==> v24 <==
==> flow/design.v <==
module ALU_16_bit(
input wire [15:0] A,
input wire [15:0] B,
input wire [3:0] ALU_FUN,
input wire clk,
output reg [15:0] ALU_OUT,
output reg Carry_Flag,
output reg Arith_Flag,
output reg Logic_Flag,
output reg CMP_Flag,
output reg Shift_Flag
);
reg [15:0] ALU_OUT_Comb;
always @ (*)
 begin
  Arith_Flag = 0;
  Logic_Flag = 0;
  CMP_Flag = 0;
  Shift_Flag = 0;
  Carry_Flag = 0;
  case (ALU_FUN)
    4'b0000: begin
	          {Carry_Flag, ALU_OUT_Comb} = A + B;
	          Arith_Flag = 1; 
			 end
	4'b0001: begin 
	          {Carry_Flag, ALU_OUT_Comb} = A - B;
	          Arith_Flag = 1;
 			 end
	4'b0010: begin 
	          ALU_OUT_Comb = A * B;
	          Arith_Flag = 1; 
			 end
	4'b0011: begin
	          if (B != 16'b0)
	           begin
			    ALU_OUT_Comb = A / B;
				Arith_Flag = 1;
			   end
			  else
			   begin
			    ALU_OUT_Comb = 16'b0;
				Arith_Flag = 1;
			   end
			 end
	4'b0100: begin 
	          ALU_OUT_Comb = A & B;
	          Logic_Flag = 1; 
			 end
	4'b0101: begin
	          ALU_OUT_Comb = A | B;
	          Logic_Flag = 1;
			 end
	4'b0110: begin 
	          ALU_OUT_Comb = ~ (A & B);
	          Logic_Flag = 1;
			 end
	4'b0111: begin
	          ALU_OUT_Comb = ~ (A | B);
	          Logic_Flag = 1;
			 end
	4'b1000: begin
	          ALU_OUT_Comb = A ^ B;
	          Logic_Flag = 1;
			 end
	4'b1001: begin 
	          ALU_OUT_Comb = ~ (A ^ B);
	          Logic_Flag = 1;
			 end
	4'b1010: begin
	          if (A == B)
	           begin
			    ALU_OUT_Comb = 16'b1;
				CMP_Flag = 1;
			   end
			  else
			   begin
			    ALU_OUT_Comb = 16'b0;
				CMP_Flag = 1;
			   end
			 end
	4'b1011: begin
	          if (A > B)
	           begin
			    ALU_OUT_Comb = 16'b10;
				CMP_Flag = 1;
			   end
			  else
			   begin
			    ALU_OUT_Comb = 16'b0;
				CMP_Flag = 1;
			   end
			 end
	4'b1100: begin
	          if (A < B)
	           begin
			    ALU_OUT_Comb = 16'b11;
				CMP_Flag = 1;
			   end
			  else
			   begin
			    ALU_OUT_Comb = 16'b0;
				CMP_Flag = 1;
			   end
			 end
	4'b1101: begin 
	          ALU_OUT_Comb = A >> 1 ;
	          Shift_Flag = 1;
			 end
	4'b1110: begin
           	  ALU_OUT_Comb = A << 1 ;
	          Shift_Flag = 1;
			 end
	default: ALU_OUT_Comb = 16'b0;
  endcase
 end
always @ (posedge clk)
 begin
  ALU_OUT <= ALU_OUT_Comb;
 end 
endmodule
==> flow/run.sh <==
#!/bin/bash
# the make line also repeats each setting of config.mk as NAME=value (left out here)
make -C /OpenROAD-flow-scripts/flow DESIGN_CONFIG=/design/flow/config.mk WORK_HOME=/design/flow/orfs CLKGATE_MAP_FILE= finish
==> flow/config.mk <==
export PLATFORM = sky130hd
export DESIGN_NAME = ALU_16_bit
export DESIGN_NICKNAME = ALU_16_bit
export VERILOG_FILES = /design/flow/design.v
export SDC_FILE = /design/flow/constraint.sdc
export NUM_CORES = 4
export LEC_CHECK = 0
export CAP_MARGIN = 0
export CORE_MARGIN = 2
export CORE_UTILIZATION = 72
export CTS_CLUSTER_DIAMETER = 140
export CTS_CLUSTER_SIZE = 47
export HOLD_SLACK_MARGIN = 0.3
export PLACE_DENSITY_LB_ADDON = 0.01
export SETUP_SLACK_MARGIN = -0.47
export SLEW_MARGIN = 20
==> flow/constraint.sdc <==
create_clock -name core_clock -period 12.1 [get_ports {clk}]
set_input_delay 2.4200 -clock core_clock [delete_from_list [all_inputs] [get_ports {clk}]]
set_output_delay 2.4200 -clock core_clock [all_outputs]
set_load 0.01 [all_outputs]
==> inputs of v8, as changes to v24 <==
ABC_AREA = 1   (was unset)
CAP_MARGIN = 25   (was 0)
CELL_PAD_IN_SITES_GLOBAL_PLACEMENT = 0   (was unset)
CORE_UTILIZATION = 71   (was 72)
CTS_CLUSTER_DIAMETER = 112   (was 140)
CTS_CLUSTER_SIZE = 74   (was 47)
HOLD_SLACK_MARGIN = -0.09   (was 0.3)
MAX_ROUTING_LAYER = met5   (was unset)
PLACE_DENSITY_LB_ADDON = unset   (was 0.01)
SETUP_SLACK_MARGIN = unset   (was -0.47)
==> flow/constraint.sdc (replaced) <==
create_clock -name core_clock -period 25.2 [get_ports {clk}]
set_input_delay 5.0400 -clock core_clock [delete_from_list [all_inputs] [get_ports {clk}]]
set_output_delay 5.0400 -clock core_clock [all_outputs]
set_load 0.01 [all_outputs]
==> inputs of v36, as changes to v24 <==
CAP_MARGIN = 20   (was 0)
CORE_UTILIZATION = 49   (was 72)
CTS_CLUSTER_DIAMETER = unset   (was 140)
CTS_CLUSTER_SIZE = unset   (was 47)
HOLD_SLACK_MARGIN = unset   (was 0.3)
PLACE_DENSITY_LB_ADDON = unset   (was 0.01)
SETUP_SLACK_MARGIN = unset   (was -0.47)
==> flow/constraint.sdc (replaced) <==
create_clock -name core_clock -period 11.3 [get_ports {clk}]
set_input_delay 2.2600 -clock core_clock [delete_from_list [all_inputs] [get_ports {clk}]]
set_output_delay 2.2600 -clock core_clock [all_outputs]
set_load 0.01 [all_outputs]
==> results <==
Avg Cell Area, Syn: v8 6.30 um^2; v24 7.32 um^2; v36 7.32 um^2
Multiplexer fraction of the synthesized cell area: v8 0%; v24 2.72%; v36 2.72%
Die outline width: v8 146 um; v24 144 um; v36 174 um
Result of the run: v8 did not finish; v24 did not finish; v36 complete, but fails checks
Last stage reached: v8 clock tree synthesis (4_1_cts); v24 detailed placement (3_5_place_dp); v36 -
Violated checks: v8 -; v24 -; v36 negative setup slack
Adders+Majority by Area: v8 32.2%; v24 32.5%; v36 32.5%
Number of cells in the design after placement: v8 2,965; v24 -; v36 2,786
Site row count: v8 51; v24 51; v36 62
Total Die Area: v8 0.0212 mm^2; v24 0.0208 mm^2; v36 0.0302 mm^2
Xor and xnor fraction of the mapped netlist area: v8 5.28%; v24 7.00%; v36 7.00%
Area reported by Yosys stat: v8 0.0143 mm^2; v24 0.0141 mm^2; v36 0.0141 mm^2
Most repeated cell in the gate-level netlist after synthesis: v8 sky130_fd_sc_hd__nand2_1; v24 sky130_fd_sc_hd__ha_1; v36 sky130_fd_sc_hd__ha_1
Post-synthesis instance total: v8 2,265; v24 1,930; v36 1,930
Distinct cell type count of the synthesized netlist: v8 63; v24 93; v36 93
Place WS: v8 -3.89 ns; v24 -; v36 -15.03 ns
